Design reuleaux, start of the top module:
module reuleaux(input logic clk, input logic rst_n, input logic [2:0] colour,
                input logic [7:0] centre_x, input logic [6:0] centre_y, input logic [7:0] diameter,
                input logic start, output logic done,
                output logic [7:0] vga_x, output logic [6:0] vga_y,
                output logic [2:0] vga_colour, output logic vga_plot);
For scale: ~6700 cells after synthesis, roughly 49 I/O pins.
export LEC_CHECK = 0
export ABC_AREA = 1
export CAP_MARGIN = 20
export CORE_ASPECT_RATIO = 1.28
export CORE_MARGIN = 2
export CORE_UTILIZATION = 64
export CTS_CLUSTER_DIAMETER = 102
export GPL_ROUTABILITY_DRIVEN = 1
export HOLD_SLACK_MARGIN = 0.15
export SLEW_MARGIN = 20
export TNS_END_PERCENT = 95
create_clock -name core_clock -period 40.1 [get_ports {clk}]
run.sh (not shown) runs the stock make flow with config.mk's settings and CLKGATE_MAP_FILE=.
==> next run, changes <==
--- a/flow/config.mk
+++ b/flow/config.mk
@@ -6,11 +6,9 @@
 export NUM_CORES = 4
 export LEC_CHECK = 0
-export ABC_AREA = 1
 export CAP_MARGIN = 20
 export CORE_ASPECT_RATIO = 1.28
 export CORE_MARGIN = 2
 export CORE_UTILIZATION = 64
-export CTS_CLUSTER_DIAMETER = 102
-export GPL_ROUTABILITY_DRIVEN = 1
+export GPL_ROUTABILITY_DRIVEN = 0
 export HOLD_SLACK_MARGIN = 0.15
 export SLEW_MARGIN = 20
Via count falls by roughly a tenth.
Global-route usage goes up by 0.61 points.
Non-clock buffer count rises by 83.
Synthesized area fell by a little under a tenth.
Worst setup slack loses 0.86 ns.
Routed wire length is lower by a few percent.
Design area falls by a few percent.
Worst hold slack improved by 0.10 ns.
Count of clock-buffer cells in the layout is unchanged.
Fmax falls by a few percent.


== run A ==
Starting RTL as in the previous note.
Settings: LEC_CHECK=0, ABC_AREA=0, CAP_MARGIN=20, CELL_PAD_IN_SITES_GLOBAL_PLACEMENT=1, CORE_ASPECT_RATIO=1.3, CORE_MARGIN=5, CORE_UTILIZATION=15, CTS_CLUSTER_DIAMETER=74, CTS_CLUSTER_SIZE=20, GPL_TIMING_DRIVEN=0, MIN_ROUTING_LAYER=met2, SLEW_MARGIN=20; clock period 57.2 ns.
diff inputs: run A => run B
Settings: CORE_ASPECT_RATIO: 1.3 -> unset; CTS_CLUSTER_SIZE: 20 -> unset; ABC_AREA: 0 -> unset; GPL_TIMING_DRIVEN: 0 -> unset; CELL_PAD_IN_SITES_GLOBAL_PLACEMENT: 1 -> unset; CTS_CLUSTER_DIAMETER: 74 -> unset; CORE_MARGIN: 5 -> 2; CORE_UTILIZATION: 15 -> 40; SETUP_SLACK_MARGIN: unset -> 3.05; MIN_ROUTING_LAYER: met2 -> unset; the clock period (ns, I/O delays scaled along): 57.2 -> 39.2.
### Flow results
Delta (run B minus run A): cell area increased 3.7%. Delta(worst hold slack, run B - run A) < 0. Non-filler instance count after layout in run B is 1,788 below run A.
--- input diff run B..run C ---
Settings: putting CELL_PAD_IN_SITES_DETAIL_PLACEMENT at 1 where nothing was set; putting ABC_AREA at 1 where nothing was set; clearing SETUP_SLACK_MARGIN, which used to be 3.05; swapping 39.2 for 40.0 in the clock period (ns, I/O delays scaled along).
## What came out
In the tables for run C and run B, number of rows created at floorplan reads lower with run B.
Die size deteriorates in run C relative to run B.
Per the comparison of run C with run B, net count after synthesis higher, fraction of the mapped netlist area in simple logic gates went up, non-clock buffer count lower.
Changes in run D relative to run C:
Settings: putting CORE_ASPECT_RATIO at 0.84 where nothing was set; swapping 40 for 35 in CORE_UTILIZATION; putting SETUP_SLACK_MARGIN at -0.19 where nothing was set; putting TNS_END_PERCENT at 40 where nothing was set; putting CTS_CLUSTER_DIAMETER at 396 where nothing was set; putting CTS_CLUSTER_SIZE at 98 where nothing was set; clearing CELL_PAD_IN_SITES_DETAIL_PLACEMENT, which used to be 1; clearing ABC_AREA, which used to be 1.
--- outcome ---
Sort run D and run C by via count asc -> top: run D. When the final numbers for run D and run C were put side by side, the slew at the pin closest to its max-slew limit turned out to be smaller in run C. The worst reg-to-reg path cell count of run D exceeds that of run C by 3. Run D ends up with a post-synthesis cell area that is about 8% lower than in run C. Changes observed in run D relative to run C: area reported by Yosys stat fell about 8%; routed wire length fell by 13%; layout inverter count without the clock tree moved down; post-synthesis sequential element count now sits at about the same level. Cmp run D vs run C: gate count after technology mapping lower in run D.


Starting RTL as in the previous note.
Settings: LEC_CHECK=0, CAP_MARGIN=20, CELL_PAD_IN_SITES_DETAIL_PLACEMENT=2, CORE_MARGIN=10, CORE_UTILIZATION=49, CTS_CLUSTER_DIAMETER=293, GPL_TIMING_DRIVEN=0, PLACE_DENSITY=0.48, SLEW_MARGIN=35, TNS_END_PERCENT=5; clock period 29.0 ns.
The starting point ended with an error in detailed placement (DPL-0033).
Then changed:
==> flow/config.mk (replaced) <==
export PLATFORM = sky130hd
export DESIGN_NAME = reuleaux
export DESIGN_NICKNAME = reuleaux
export VERILOG_FILES = /design/flow/design.v
export SDC_FILE = /design/flow/constraint.sdc
export NUM_CORES = 4
export LEC_CHECK = 0
export ABC_AREA = 1
export CAP_MARGIN = 20
export CORE_MARGIN = 2
export CORE_UTILIZATION = 72
export PLACE_DENSITY = 0.4
export SLEW_MARGIN = 20
==> flow/constraint.sdc (replaced) <==
create_clock -name core_clock -period 15.3 [get_ports {clk}]
set_input_delay 3.0600 -clock core_clock [delete_from_list [all_inputs] [get_ports {clk}]]
set_output_delay 3.0600 -clock core_clock [all_outputs]
set_load 0.01 [all_outputs]
With this change the flow stopped in clock tree synthesis.
Die size falls by 33%.
Area after synthesis rises by 9.0%.
Synthesized cell count rises by 35%.
Then changed:
--- a/flow/config.mk
+++ b/flow/config.mk
@@ -11,0 +12 @@
+export CTS_CLUSTER_SIZE = 97
==> flow/constraint.sdc (replaced) <==
create_clock -name core_clock -period 12.9 [get_ports {clk}]
set_input_delay 2.5800 -clock core_clock [delete_from_list [all_inputs] [get_ports {clk}]]
set_output_delay 2.5800 -clock core_clock [all_outputs]
set_load 0.01 [all_outputs]
After rerunning:
- With this change the flow failed in global routing on GRT-0116
- die area is unchanged
- synthesized area does not change
- synthesized cell count does not change
Then changed:
--- a/flow/config.mk
+++ b/flow/config.mk
@@ -8 +7,0 @@
-export ABC_AREA = 1
@@ -11,3 +10,2 @@
-export CORE_UTILIZATION = 72
-export CTS_CLUSTER_SIZE = 97
-export PLACE_DENSITY = 0.4
+export CORE_UTILIZATION = 66
+export SETUP_SLACK_MARGIN = 5.0
==> flow/constraint.sdc (replaced) <==
create_clock -name core_clock -period 34.7 [get_ports {clk}]
set_input_delay 6.9400 -clock core_clock [delete_from_list [all_inputs] [get_ports {clk}]]
set_output_delay 6.9400 -clock core_clock [all_outputs]
set_load 0.01 [all_outputs]
After rerunning: With this change the flow finished with timing, DRC and antenna clean. Area after synthesis fell by a little under a tenth. Die area is about the same. Synthesized cell count fell by a quarter to a third.


Starting RTL as in the previous note.
export LEC_CHECK = 0
export ABC_AREA = 0
export CAP_MARGIN = 15
export CELL_PAD_IN_SITES_GLOBAL_PLACEMENT = 0
export CORE_ASPECT_RATIO = 1.11
export CORE_MARGIN = 2
export CORE_UTILIZATION = 65
export CTS_CLUSTER_DIAMETER = 358
export CTS_CLUSTER_SIZE = 43
export GPL_ROUTABILITY_DRIVEN = 1
export GPL_TIMING_DRIVEN = 1
export SLEW_MARGIN = 0
create_clock -name core_clock -period 30.7 [get_ports {clk}]
The baseline produced a layout that fails on capacitance limit, slew limit, setup timing.
Edit:
Settings changed: ABC_AREA 0 to 1, CORE_ASPECT_RATIO 1.11 to 0.98, CORE_UTILIZATION 65 to 70, HOLD_SLACK_MARGIN set to -0.09, SETUP_SLACK_MARGIN set to -1.74.
Clock period 30.7 ns to 25.2 ns, I/O delays scaled along.
Now the flow ended with an error in global routing (5_1_grt), error GRT-0116.
Synthesized cell count rises by a quarter to a third.
Synthesized area rises by roughly a tenth.
Die size rises slightly.
Edit:
Settings changed: ABC_AREA 1 to 0, CORE_ASPECT_RATIO 0.98 to 1.11, CORE_UTILIZATION 70 to 65, CTS_CLUSTER_DIAMETER 358 to unset, CTS_CLUSTER_SIZE 43 to 63, HOLD_SLACK_MARGIN -0.09 to unset, SETUP_SLACK_MARGIN -1.74 to unset, SLEW_MARGIN 0 to 40.
Clock period 25.2 ns to 30.7 ns, I/O delays scaled along.
- The new run never finished: it broke off in global routing (5_1_grt), error GRT-0232
- area after synthesis goes down by 8.3%
- die area goes down by 1.2%
- synthesized cell count goes down by about 26%
Edit:
Settings changed: ABC_AREA 0 to 1, CORE_UTILIZATION 65 to 67, CTS_CLUSTER_SIZE 63 to 56, PLACE_DENSITY set to 0.6, SETUP_SLACK_MARGIN set to 5.0, SLEW_MARGIN 40 to 0.
What happened: The new run failed in global routing (5_1_grt) (ODB-0269). Die size increases by a few percent. Synthesized cell count goes up by a quarter to a third. Synthesized area goes up by roughly a tenth.
Edit:
Settings changed: CELL_PAD_IN_SITES_GLOBAL_PLACEMENT 0 to 1, CORE_ASPECT_RATIO 1.11 to 0.5, CORE_UTILIZATION 67 to 47, CTS_CLUSTER_DIAMETER set to 221, CTS_CLUSTER_SIZE 56 to 98, PLACE_DENSITY 0.6 to unset, PLACE_DENSITY_LB_ADDON set to 0.3, SETUP_SLACK_MARGIN 5.0 to -1.52, TNS_END_PERCENT set to 40.
What happened: Now the flow finished with setup timing left; synthesized area is unchanged; die area came out higher by 42%; synthesized cell count does not change.


## fjord
Starting RTL as in the previous note.
clock: 21.7 ns
lec_check: 0
abc_area: 1
cap_margin: 0
core_aspect_ratio: 0.5
core_margin: 2
core_utilization: 72
cts_cluster_diameter: 216
cts_cluster_size: 43
hold_slack_margin: 0.29
slew_margin: 20
In the summary table, fjord is marked failed, with error DPL-0033 raised in clock tree synthesis.
The inputs of willow differ from those of fjord as listed below.
# fjord
export LEC_CHECK = 0
export ABC_AREA = 1
export CAP_MARGIN = 0
export CORE_ASPECT_RATIO = 0.5
export CORE_MARGIN = 2
export CORE_UTILIZATION = 72
export CTS_CLUSTER_DIAMETER = 216
export CTS_CLUSTER_SIZE = 43
export HOLD_SLACK_MARGIN = 0.29
export SLEW_MARGIN = 20
create_clock -name core_clock -period 21.7 [get_ports {clk}]
# willow
export LEC_CHECK = 0
export CAP_MARGIN = 20
export CORE_MARGIN = 2
export CORE_UTILIZATION = 65
export SLEW_MARGIN = 20
create_clock -name core_clock -period 32.7 [get_ports {clk}]
### Flow results
- willow completed end to end; final checks failed (setup timing).
- The final reports for willow and fjord show number of distinct standard cells referenced by the synthesized netlist higher in the former.
- Of the two candidates, fjord has the worse worst setup slack after placement and willow the better one.
- Diff fjord -> willow: last weighted congestion value of the routability-driven placer -about 10%, mean instance size in the synthesized netlist grew by about 24%, synthesized cell count fell about 26%, cell area after placement went down by about 13%.
- Higher share of cell area taken by muxes after synthesis goes to willow over fjord.
- The dominant kind of combinational cell comes out simple AND/OR/NAND/NOR gates in one run and AND-OR/OR-AND gates in the other, namely in fjord and willow respectively.
- Compared with fjord, willow shows a lower horizontal die size.
#### Input delta (sierra over willow)
# willow
export LEC_CHECK = 0
export CAP_MARGIN = 20
export CORE_MARGIN = 2
export CORE_UTILIZATION = 65
export SLEW_MARGIN = 20
create_clock -name core_clock -period 32.7 [get_ports {clk}]
# sierra
export LEC_CHECK = 0
export CAP_MARGIN = 20
export CORE_MARGIN = 2
export CORE_UTILIZATION = 71
export CTS_CLUSTER_SIZE = 50
export HOLD_SLACK_MARGIN = -0.09
export SLEW_MARGIN = 20
create_clock -name core_clock -period 32.7 [get_ports {clk}]
Results
sierra got as far as global routing, where a tool error ended the run.
Against willow, last weighted congestion value of the routability-driven placer in sierra rose by a little under 10%.
The run showing the smaller total cell area at the placement stage is sierra.
Looking at floorplan utilization across willow and sierra, the one that comes out higher is sierra.
On sierra: post-CTS setup-driven buffer insertion count is 10 higher than what willow gave.
sierra vs. willow: area of the core fell by 4200 µm², average footprint of a synthesized cell stayed essentially flat, number of standard cells reported by yosys stayed essentially flat.
Diff willow and sierra: die area lower in sierra
The site row count in sierra sits 3 below the value recorded for willow.
Number of placed instances, taps included: sierra vs willow down 64
The following lists how xenon was set up differently from sierra:
# sierra
export LEC_CHECK = 0
export CAP_MARGIN = 20
export CORE_MARGIN = 2
export CORE_UTILIZATION = 71
export CTS_CLUSTER_SIZE = 50
export HOLD_SLACK_MARGIN = -0.09
export SLEW_MARGIN = 20
create_clock -name core_clock -period 32.7 [get_ports {clk}]
# xenon
export LEC_CHECK = 0
export CAP_MARGIN = 20
export CORE_MARGIN = 2
export CORE_UTILIZATION = 40
export SLEW_MARGIN = 20
create_clock -name core_clock -period 40.0 [get_ports {clk}]
--- outcome ---
xenon: flow completed, timing, DRC and antenna clean. The area reported by Yosys stat was comparable across sierra and xenon. Summary of xenon over sierra: total number of placement rows rose about 33%, area of the die increased 76%, last weighted congestion value of the routability-driven placer now sits lower, setup slack after placement up 1380 ps. Xor-xnor portion of the synthesized cell area: sierra vs xenon identical. sierra → xenon: vertical extent of the die up about 33%, post-CTS setup buffer count down 56.
The following lists how garnet was set up differently from xenon:
# xenon
export LEC_CHECK = 0
export CAP_MARGIN = 20
export CORE_MARGIN = 2
export CORE_UTILIZATION = 40
export SLEW_MARGIN = 20
create_clock -name core_clock -period 40.0 [get_ports {clk}]
# garnet
export LEC_CHECK = 0
export CAP_MARGIN = 20
export CORE_MARGIN = 2
export CORE_UTILIZATION = 40
export SLEW_MARGIN = 20
create_clock -name core_clock -period 39.2 [get_ports {clk}]
- Summary: with xenon as the reference, final-stage net count in garnet moved up slightly.
- On cell area: garnet sits above xenon.
- On worst clock skew, xenon loses to garnet.
- In the reports for garnet and xenon, the larger initial detailed-routing violation count belongs to garnet.
- Compared with xenon, in garnet critical path data required time now sits lower, global routing usage summed across all routing layers roughly the same.
- Changes observed in garnet relative to xenon: sequential-to-total area share from yosys stat ~0 delta; stage delay of the slowest cell on the critical path +30 ps.


## build 44
Starting RTL as in the previous note.
// reuleaux
module reuleaux(input logic clk, input logic rst_n, input logic [2:0] colour,
                input logic [7:0] centre_x, input logic [6:0] centre_y, input logic [7:0] diameter,
                input logic start, output logic done,
                output logic [7:0] vga_x, output logic [6:0] vga_y,
                output logic [2:0] vga_colour, output logic vga_plot);
clock: 26.5 ns
lec_check: 0
abc_area: 1
cap_margin: 15
cell_pad_in_sites_global_placement: 0
core_aspect_ratio: 1.11
core_margin: 2
core_utilization: 72
cts_cluster_diameter: 222
cts_cluster_size: 56
gpl_routability_driven: 1
gpl_timing_driven: 1
place_density: 0.6
setup_slack_margin: 5.0
slew_margin: 0
Build 44 failed in 4_1_cts with DPL-0033.
The following lists how build 60 was set up differently from build 44:
--- a/flow/config.mk
+++ b/flow/config.mk
@@ -11 +11 @@
-export CORE_ASPECT_RATIO = 1.11
+export CORE_ASPECT_RATIO = 0.98
@@ -13,3 +13,3 @@
-export CORE_UTILIZATION = 72
-export CTS_CLUSTER_DIAMETER = 222
-export CTS_CLUSTER_SIZE = 56
+export CORE_UTILIZATION = 65
+export CTS_CLUSTER_DIAMETER = 358
+export CTS_CLUSTER_SIZE = 43
@@ -18,2 +18 @@
-export PLACE_DENSITY = 0.6
-export SETUP_SLACK_MARGIN = 5.0
+export HOLD_SLACK_MARGIN = -0.09
==> flow/constraint.sdc <==
create_clock -name core_clock -period 30.7 [get_ports {clk}]
set_input_delay 6.1400 -clock core_clock [delete_from_list [all_inputs] [get_ports {clk}]]
set_output_delay 6.1400 -clock core_clock [all_outputs]
set_load 0.01 [all_outputs]
Notes after the runs:
Build 44 is listed as incomplete: the tool reported an error in 4_1_cts and the run ended there. Build 60: no failed stages, no open violations at the end. Build 60 and build 44 ended up with roughly the same synthesized area per cell. Build 60 ended with less detailed placement HPWL than build 44. Diff build 44 -> build 60: vertical extent of the die decreased 1.1%, top-level I/O count essentially unchanged, horizontal die dimension increased 26 µm. Taking build 44 as the reference, in build 60 net count after synthesis did not really move, instance area at placement went down, core box area increased by 5800 µm² relative to the old numbers. Measured against each other, build 60 and build 44 differ in number of cell rows, the higher figure coming from build 44. In build 60, total die size is higher than in build 44.
Here is what was changed in the inputs of build 78 compared with build 60.
--- a/flow/config.mk
+++ b/flow/config.mk
@@ -10,2 +10,2 @@
-export CELL_PAD_IN_SITES_GLOBAL_PLACEMENT = 0
-export CORE_ASPECT_RATIO = 0.98
+export CELL_PAD_IN_SITES_GLOBAL_PLACEMENT = 3
+export CORE_ASPECT_RATIO = 1.11
@@ -13,3 +13,3 @@
-export CORE_UTILIZATION = 65
-export CTS_CLUSTER_DIAMETER = 358
-export CTS_CLUSTER_SIZE = 43
+export CORE_UTILIZATION = 29
+export CTS_CLUSTER_DIAMETER = 221
+export CTS_CLUSTER_SIZE = 98
@@ -18 +18 @@
-export HOLD_SLACK_MARGIN = -0.09
+export PLACE_DENSITY = 0.84
[summary]
- Compared with build 60, build 78 shows core outline area higher by 130%.
- Build 78 vs build 60, instance count: build 78 higher
- Relative to build 60, timing-limited maximum frequency has increased by 0.75 MHz in build 78.
- Final critical-path required period delta for build 78 relative to build 60: 670 ps lower
- Changes observed in build 78 relative to build 60: final area went up 6300 µm², latest clock arrival within the worst-skew pair was more or less identical, global-route wire length before repair picked up an extra 43 mm.
--- input diff build 78..build 12 ---
--- a/flow/config.mk
+++ b/flow/config.mk
@@ -8 +8 @@
-export ABC_AREA = 1
+export ABC_AREA = 0
@@ -10 +10 @@
-export CELL_PAD_IN_SITES_GLOBAL_PLACEMENT = 3
+export CELL_PAD_IN_SITES_GLOBAL_PLACEMENT = 1
@@ -13 +13 @@
-export CORE_UTILIZATION = 29
+export CORE_UTILIZATION = 47
@@ -18 +18,2 @@
-export PLACE_DENSITY = 0.84
+export PLACE_DENSITY = 0.95
+export SETUP_SLACK_MARGIN = -1.52
@@ -19,0 +21 @@
+export TNS_END_PERCENT = 40
## What came out
From the logs: build 12 reached the end of the flow and failed the layout checks with setup timing.
Yosys stat chip area, build 12 vs build 78: down by a little under 10%
On clock latency of the later-clocked register in the worst-skew pair, build 12 and build 78 are basically level.
On buffer-and-inverter tally for the worst setup path: between build 12 and build 78, it ends up higher for build 78.
In build 12, share of the core filled with cells in the final layout is higher than in build 78.
Build 78 → build 12: non-clock inverter instance count of the final layout down 791, number of global-route vias before repair down 2816, multi-input combinational area share up 3.2 points.
Build 78 has lower relative area change from synthesis to final layout than build 12.
Build 78 → build 12: routed wire length decreased by 19% relative to the old numbers.
